==> job 2315: inputs <==
Design ahb_lite_fir_filter, start of the top module:
module ahb_lite_fir_filter(
    input clk,
          n_rst,
    input logic hsel,
    input logic [3:0] haddr,
    input logic hsize,
    input logic [1:0] htrans,
    input logic hwrite,
    input logic [15:0] hwdata,
    output logic [15:0] hrdata,
    output logic hresp
);
Settings: LEC_CHECK=0, ABC_AREA=1, CAP_MARGIN=30, CELL_PAD_IN_SITES_GLOBAL_PLACEMENT=1, CORE_ASPECT_RATIO=0.96, CORE_MARGIN=2, CORE_UTILIZATION=63, CTS_CLUSTER_DIAMETER=254, CTS_CLUSTER_SIZE=74, GPL_ROUTABILITY_DRIVEN=0, GPL_TIMING_DRIVEN=0, HOLD_SLACK_MARGIN=0.05, MAX_ROUTING_LAYER=met4, PLACE_DENSITY_LB_ADDON=0.12, SETUP_SLACK_MARGIN=0.49, SLEW_MARGIN=15, TNS_END_PERCENT=80; clock period 9.14 ns.
run.sh (not shown) runs the stock make flow with config.mk's settings and CLKGATE_MAP_FILE=.
==> inputs of job 1818, as changes to job 2315 <==
==> flow/config.mk (replaced) <==
export PLATFORM = sky130hd
export DESIGN_NAME = ahb_lite_fir_filter
export DESIGN_NICKNAME = ahb_lite_fir_filter
export VERILOG_FILES = /design/flow/design.v
export SDC_FILE = /design/flow/constraint.sdc
export NUM_CORES = 4
export LEC_CHECK = 0
export ABC_AREA = 1
export CAP_MARGIN = 20
export CELL_PAD_IN_SITES_GLOBAL_PLACEMENT = 0
export CORE_ASPECT_RATIO = 0.9
export CORE_MARGIN = 2
export CORE_UTILIZATION = 72
export CTS_CLUSTER_SIZE = 29
export GPL_ROUTABILITY_DRIVEN = 1
export GPL_TIMING_DRIVEN = 1
export HOLD_SLACK_MARGIN = 0.3
export MAX_ROUTING_LAYER = met5
export PLACE_DENSITY_LB_ADDON = 0.21
export SETUP_SLACK_MARGIN = -0.3
export SLEW_MARGIN = 35
==> flow/constraint.sdc (replaced) <==
create_clock -name core_clock -period 3.89 [get_ports {clk}]
set_input_delay 0.7780 -clock core_clock [delete_from_list [all_inputs] [get_ports {clk}]]
set_output_delay 0.7780 -clock core_clock [all_outputs]
set_load 0.01 [all_outputs]
==> qor summary <==
metric                                                                                                        job 2315                  job 1818
Run status                                                                                      stopped before the end    stopped before the end
Last stage reached                                                 global placement without I/O (3_1_place_gp_skip_io)  global routing (5_1_grt)
Ao+oa area frac                                                                                                  0.156                     0.156
Unique masters post-synth                                                                                           71                        71
Number of enable flip-flop cells                                                                                     0                         0
Pre-Place Util                                                                                                   0.639                     0.724
Share of async-settable or async-resettable flops after synthesis                                                 1.00                      1.00
Dominant register cell                                                                        sky130_fd_sc_hd__dfrtp_1  sky130_fd_sc_hd__dfrtp_1
Summed instance area of the synthesized netlist                                                              32700 um2                 32700 um2
Average instance area after synthesis                                                                         7.45 um2                  7.45 um2
Top-area cell share                                                                                              0.320                     0.320
Die width                                                                                                       236 um                    228 um
Seq/Total Area, Yosys                                                                                            0.322                     0.322
Mux share                                                                                                      0.00215                   0.00215
Chip footprint                                                                                               53700 um2                 47100 um2
Post-synthesis register bit count                                                                                  420                       420
Instance tally after logic synthesis                                                                              4382                      4382
Cell with the most instances after synthesis                                                  sky130_fd_sc_hd__nand2_1  sky130_fd_sc_hd__nand2_1
Die Y                                                                                                           227 um                    206 um
Yosys synthesis warning count                                                                                        9                         9
Number of nets at floorplan                                                                                       4740                      4740
Simple-gate share of the synthesized area                                                                        0.245                     0.245
XOR/XNOR Area Share                                                                                            0.00751                   0.00751
Total number of placement rows                                                                                      81                        74
Adders+Majority by Area                                                                                          0.172                     0.172
Yosys top cell by area                                                                        sky130_fd_sc_hd__dfrtp_1  sky130_fd_sc_hd__dfrtp_1
Yosys Instances                                                                                                   4382                      4382
Core area                                                                                                    51100 um2                 45100 um2

==> 02-17 <==
Starting RTL as in the previous note.
Settings: LEC_CHECK=0, CAP_MARGIN=30, CELL_PAD_IN_SITES_GLOBAL_PLACEMENT=2, CORE_ASPECT_RATIO=0.55, CORE_MARGIN=2, CORE_UTILIZATION=38, CTS_CLUSTER_DIAMETER=260, GPL_ROUTABILITY_DRIVEN=0, HOLD_SLACK_MARGIN=0.26, PLACE_DENSITY_LB_ADDON=0.26, SLEW_MARGIN=20; clock period 9.0 ns.
==> inputs of 10-03, as changes to 02-17 <==
==> flow/config.mk (replaced) <==
export PLATFORM = sky130hd
export DESIGN_NAME = ahb_lite_fir_filter
export DESIGN_NICKNAME = ahb_lite_fir_filter
export VERILOG_FILES = /design/flow/design.v
export SDC_FILE = /design/flow/constraint.sdc
export NUM_CORES = 4
export LEC_CHECK = 0
export CAP_MARGIN = 20
export CORE_MARGIN = 2
export CORE_UTILIZATION = 72
export CTS_CLUSTER_DIAMETER = 356
export CTS_CLUSTER_SIZE = 97
export PLACE_DENSITY = 0.38
export SETUP_SLACK_MARGIN = 1.07
export SLEW_MARGIN = 20
==> flow/constraint.sdc (replaced) <==
create_clock -name core_clock -period 4.86 [get_ports {clk}]
set_input_delay 0.9720 -clock core_clock [delete_from_list [all_inputs] [get_ports {clk}]]
set_output_delay 0.9720 -clock core_clock [all_outputs]
set_load 0.01 [all_outputs]
==> comparison table <==
item	10-03	02-17
Status	did not finish	timing/DRC/antenna clean
Stage where the flow stopped	global routing (5_1_grt)	-
Sequential fraction of the synthesis area	0.326	0.326
Pre-CTS WS	-3430 ps	129 ps
Post-CTS repair timing setup buffer count	90	0
Half-perimeter wire length after detailed placement	91,200 um	105,000 um
Effective utilization at floorplan	0.729	0.382
Post-CTS resize count	327	0
Core Box Area	44,200 sq um	84,300 sq um
Num rows	77	79
Area of the die	46,500 sq um	87,300 sq um
Summed standard-cell area reported by yosys	32,200 sq um	32,200 sq um
Total placed cells including tap cells	4,506	4,685
Area post-placement	37,900 sq um	35,100 sq um
Clock root cell	sky130_fd_sc_hd__clkbuf_16	sky130_fd_sc_hd__clkbuf_16
Die height	216 um	220 um
Die X	216 um	397 um
CTS Buf Count	8	41
Deepest level of the CTS H-tree	1	2

==> trial 16 <==
ahb_lite_fir_filter again, from the RTL that the note above started with.
Settings: LEC_CHECK=0, CAP_MARGIN=20, CORE_MARGIN=2, CORE_UTILIZATION=72, CTS_CLUSTER_DIAMETER=391, CTS_CLUSTER_SIZE=98, SLEW_MARGIN=20; clock period 4.86 ns.
==> trial 8 (differences from trial 16) <==
CORE_UTILIZATION = 64   (was 72)
CTS_CLUSTER_DIAMETER = unset   (was 391)
CTS_CLUSTER_SIZE = unset   (was 98)
==> flow/constraint.sdc (replaced) <==
create_clock -name core_clock -period 7.84 [get_ports {clk}]
set_input_delay 1.5680 -clock core_clock [delete_from_list [all_inputs] [get_ports {clk}]]
set_output_delay 1.5680 -clock core_clock [all_outputs]
set_load 0.01 [all_outputs]
==> build 76 (differences from trial 16) <==
ABC_AREA = 1   (was unset)
CAP_MARGIN = 30   (was 20)
CELL_PAD_IN_SITES_GLOBAL_PLACEMENT = 1   (was unset)
CORE_ASPECT_RATIO = 0.96   (was unset)
CORE_UTILIZATION = 63   (was 72)
CTS_CLUSTER_DIAMETER = 254   (was 391)
CTS_CLUSTER_SIZE = unset   (was 98)
GPL_ROUTABILITY_DRIVEN = 0   (was unset)
GPL_TIMING_DRIVEN = 0   (was unset)
HOLD_SLACK_MARGIN = 0.25   (was unset)
PLACE_DENSITY_LB_ADDON = 0.12   (was unset)
TNS_END_PERCENT = 30   (was unset)
==> flow/constraint.sdc (replaced) <==
create_clock -name core_clock -period 12.0 [get_ports {clk}]
set_input_delay 2.4000 -clock core_clock [delete_from_list [all_inputs] [get_ports {clk}]]
set_output_delay 2.4000 -clock core_clock [all_outputs]
set_load 0.01 [all_outputs]
==> comparison table <==
| quantity | trial 8 | build 76 | trial 16 |
|---|---|---|---|
| Number of top-level pins | 44 | - | 44 |
| Net count of the mapped netlist | 3,881 | 4,740 | 3,881 |
| Outcome | failed layout checks | stopped before the end | stopped before the end |
| Failing step | - | global placement without I/O (3_1_place_gp_skip_io) | global routing (5_1_grt) |
| Violated checks | setup timing | - | - |
| Total die size | 52,200 um^2 | 53,700 um^2 | 46,500 um^2 |
| Area share of the largest cell type after synthesis | 32.5% | 32.0% | 32.5% |
| Global placer's final weighted congestion | 1.05 | - | 1.11 |
| Seq/Total Area, Yosys | 32.6% | 32.2% | 32.6% |
| Cells resized by post-CTS repair | 234 | - | 265 |
| Adder-cell share of the synthesized area | 17.4% | 17.2% | 17.4% |
| Horizontal die size | 228 um | 236 um | 216 um |
| Xor/xnor share of the synthesized area | 1.11% | 0.751% | 1.11% |
| Number of buffers inserted by post-CTS setup repair | 70 | - | 44 |
| CTS buffer count | 42 | - | 8 |
| Post-Synthesis Mean Instance Area | 9.15 um^2 | 7.45 um^2 | 9.15 um^2 |
| Initial core utilization | 64.5% | 63.9% | 72.9% |
| Maximum count of clock buffers along a single path | 3 | - | 3 |
| Netlist area before placement | 32,200 um^2 | 32,700 um^2 | 32,200 um^2 |
| Sink count of the clock tree | 420 | - | 420 |
| Mux frac, synth | 11.7% | 0.215% | 11.7% |
| Complex-gate fraction of the synthesized area | 16.0% | 15.6% | 16.0% |
| Floorplan row count | 82 | 81 | 77 |
| Simple Share, Synth | 14.9% | 24.5% | 14.9% |
| Clock tree root buffer cell | sky130_fd_sc_hd__clkbuf_16 | - | sky130_fd_sc_hd__clkbuf_16 |
| Total of buffers placed on input and output ports | 43 | - | 43 |
| Cell area after placement | 36,400 um^2 | - | 38,000 um^2 |
| Area of the synthesized netlist per yosys stat | 32,200 um^2 | 32,700 um^2 | 32,200 um^2 |
| Placed Instances | 4,454 | - | 4,540 |

==> v21 <==
Starting RTL as in the previous note.
Settings: LEC_CHECK=0, ABC_AREA=1, CAP_MARGIN=20, CORE_MARGIN=2, CORE_UTILIZATION=72, CTS_CLUSTER_DIAMETER=151, CTS_CLUSTER_SIZE=95, SETUP_SLACK_MARGIN=1.18, SLEW_MARGIN=20, TNS_END_PERCENT=5; clock period 5.56 ns.
==> v8 (differences from v21) <==
==> flow/config.mk (replaced) <==
export PLATFORM = sky130hd
export DESIGN_NAME = ahb_lite_fir_filter
export DESIGN_NICKNAME = ahb_lite_fir_filter
export VERILOG_FILES = /design/flow/design.v
export SDC_FILE = /design/flow/constraint.sdc
export NUM_CORES = 4
export LEC_CHECK = 0
export CAP_MARGIN = 20
export CORE_MARGIN = 2
export CORE_UTILIZATION = 67
export SETUP_SLACK_MARGIN = 2.36
export SLEW_MARGIN = 20
==> flow/constraint.sdc (replaced) <==
create_clock -name core_clock -period 8.88 [get_ports {clk}]
set_input_delay 1.7760 -clock core_clock [delete_from_list [all_inputs] [get_ports {clk}]]
set_output_delay 1.7760 -clock core_clock [all_outputs]
set_load 0.01 [all_outputs]
==> v18 (differences from v21) <==
==> flow/config.mk (replaced) <==
export PLATFORM = sky130hd
export DESIGN_NAME = ahb_lite_fir_filter
export DESIGN_NICKNAME = ahb_lite_fir_filter
export VERILOG_FILES = /design/flow/design.v
export SDC_FILE = /design/flow/constraint.sdc
export NUM_CORES = 4
export LEC_CHECK = 0
export CAP_MARGIN = 30
export CELL_PAD_IN_SITES_GLOBAL_PLACEMENT = 2
export CORE_ASPECT_RATIO = 0.55
export CORE_MARGIN = 2
export CORE_UTILIZATION = 19
export CTS_CLUSTER_DIAMETER = 260
export GPL_ROUTABILITY_DRIVEN = 0
export HOLD_SLACK_MARGIN = 0.26
export MAX_ROUTING_LAYER = met4
export PLACE_DENSITY_LB_ADDON = 0.26
export SLEW_MARGIN = 5
==> flow/constraint.sdc (replaced) <==
create_clock -name core_clock -period 9.0 [get_ports {clk}]
set_input_delay 1.8000 -clock core_clock [delete_from_list [all_inputs] [get_ports {clk}]]
set_output_delay 1.8000 -clock core_clock [all_outputs]
set_load 0.01 [all_outputs]
==> comparison <==
- v21 aborted during global routing (5_1_grt), error GRT-0232. v8 completed without violations. v18 finished with timing, DRC and antenna clean.
- Area after synthesis: v21 is higher than v8 (about 1.3%).
- In v18 the core utilization is lower than in v8, by 61 points.
- In v8 the clock skew is lower than in v18, by 0.00070 ns.
- Against v8, the worst hold slack of v18 is lower by 0.018 ns.
- Between v8 and v18, the lower critical path depth is in v8 (gap 1).
- Of v8 and v18, v18 has the higher wire length (gap 16%, measured against v18).
==> figures <==
Run status: v21 aborted with a tool error; v8 finished clean; v18 finished clean
Failing step: v21 global routing (5_1_grt); v8 -; v18 -
Number of cells on the worst reg-to-reg path: v21 -; v8 32; v18 33
Synthesized instance count: v21 4382; v8 3523; v18 3523
PnR worst setup slack: v21 -; v8 0.4146 ns; v18 0.4165 ns
Logic power comb: v21 -; v8 0.409 mW; v18 0.416 mW
Diodes inserted: v21 -; v8 0; v18 3
Start-to-end type of the worst setup path: v21 -; v8 flop to flop; v18 flop to flop
Yosys simple share: v21 24.49%; v8 14.93%; v18 14.93%
Row cnt: v21 78; v8 80; v18 112
Clk_skew: v21 -; v8 0.03550 ns; v18 0.03620 ns
Wire length on met2: v21 -; v8 56840 um; v18 50870 um
CP max-delay cell: v21 -; v8 or4_4; v18 fa_1
DR vias/cell: v21 -; v8 7.305; v18 4.757
Max-cap viol count: v21 -; v8 0; v18 0

==> inputs of run a <==
Starting RTL as in the previous note.
Settings: LEC_CHECK=0, CAP_MARGIN=20, CELL_PAD_IN_SITES_DETAIL_PLACEMENT=0, CELL_PAD_IN_SITES_GLOBAL_PLACEMENT=0, CORE_MARGIN=4, CORE_UTILIZATION=45, GPL_ROUTABILITY_DRIVEN=0, GPL_TIMING_DRIVEN=0, MAX_ROUTING_LAYER=met5, PLACE_DENSITY_LB_ADDON=0.18, SETUP_SLACK_MARGIN=-0.55, SLEW_MARGIN=35; clock period 6.15 ns.
==> inputs of run b, as changes to run a <==
CELL_PAD_IN_SITES_DETAIL_PLACEMENT = not set   (was 0)
CELL_PAD_IN_SITES_GLOBAL_PLACEMENT = not set   (was 0)
CORE_MARGIN = 2   (was 4)
CORE_UTILIZATION = 72   (was 45)
GPL_ROUTABILITY_DRIVEN = not set   (was 0)
GPL_TIMING_DRIVEN = not set   (was 0)
MAX_ROUTING_LAYER = not set   (was met5)
PLACE_DENSITY_LB_ADDON = not set   (was 0.18)
SETUP_SLACK_MARGIN = not set   (was -0.55)
SLEW_MARGIN = 20   (was 35)
==> flow/constraint.sdc (replaced) <==
create_clock -name core_clock -period 10.0 [get_ports {clk}]
set_input_delay 2.0000 -clock core_clock [delete_from_list [all_inputs] [get_ports {clk}]]
set_output_delay 2.0000 -clock core_clock [all_outputs]
set_load 0.01 [all_outputs]
==> inputs of run c, as changes to run a <==
CELL_PAD_IN_SITES_DETAIL_PLACEMENT = not set   (was 0)
CORE_MARGIN = 2   (was 4)
CORE_UTILIZATION = 70   (was 45)
CTS_CLUSTER_DIAMETER = 344   (was not set)
CTS_CLUSTER_SIZE = 15   (was not set)
GPL_ROUTABILITY_DRIVEN = 1   (was 0)
GPL_TIMING_DRIVEN = 1   (was 0)
HOLD_SLACK_MARGIN = -0.09   (was not set)
MAX_ROUTING_LAYER = met4   (was met5)
PLACE_DENSITY_LB_ADDON = 0.02   (was 0.18)
==> flow/constraint.sdc (replaced) <==
create_clock -name core_clock -period 7.62 [get_ports {clk}]
set_input_delay 1.5240 -clock core_clock [delete_from_list [all_inputs] [get_ports {clk}]]
set_output_delay 1.5240 -clock core_clock [all_outputs]
set_load 0.01 [all_outputs]
==> comparison table <==
| metric | run c | run a | run b |
|---|---|---|---|
| Met2 layer usage reported by global route | 0.763 | 0.531 | 0.768 |
| Portion of total power attributed to the clock network | 0.353 | 0.441 | 0.452 |
| Accumulated negative setup slack | -54.48 ns | -252.62 ns | 0 ns |
| Number of tap cells inserted | 600 | 940 | 592 |
| Num CTS Buffers | 31 | 44 | 45 |
| Cell type of the slowest stage on the worst timing path | sky130_fd_sc_hd__or4_4 | sky130_fd_sc_hd__or4_4 | sky130_fd_sc_hd__dfrtp_1 |
| Number of antenna violations at the first check in global routing | 14 | 5 | 3 |
| Fraction of power consumed by combinational cells | 0.111 | 0.101 | 0.094 |
| Highest clock rate | 120 MHz | 123 MHz | 105 MHz |
| Final core utilization | 0.850 | 0.553 | 0.794 |
| P_sw | 0.00123 W | 0.00174 W | 0.00106 W |
| GR Util All Layers | 0.555 | 0.357 | 0.517 |
| Number of I/O port buffers | 43 | 32 | 43 |
| Leakage component of the power | 18.2 nW | 17.5 nW | 16.5 nW |
| Max Fanout on Critical Path | 7 | 10 | 20 |
| NumNets Final | 4,223 | 4,101 | 3,867 |
| Met3 routing resource usage after global routing | 0.246 | 0.106 | 0.178 |
| Design Power | 0.00450 W | 0.00653 W | 0.00405 W |
| Worst skew pair latency | 0.65 ns | 0.62 ns | 0.62 ns |
| CP dominant cell by count | sky130_fd_sc_hd__fa_1 | - | sky130_fd_sc_hd__fa_1 |
| Setup slack on the worst flop-to-flop path | -0.71 ns | -1.96 ns | 0.48 ns |
| Critical path required time | 8.15 ns | 6.66 ns | 10.46 ns |
| Maximum vdd drop | 0.209 mV | 0.216 mV | 0.178 mV |
| Final Skew | 0.0206 ns | 0.0458 ns | 0.0316 ns |
| Fillcell total | 2,449 | 6,246 | 2,880 |
| Core Density at Floorplan | 0.710 | 0.457 | 0.729 |
| Run status | complete, but fails checks | complete, but fails checks | timing/DRC/antenna clean |
| Layout check failures | negative setup slack | negative setup slack | - |
Power and IR drop assume default switching activity.
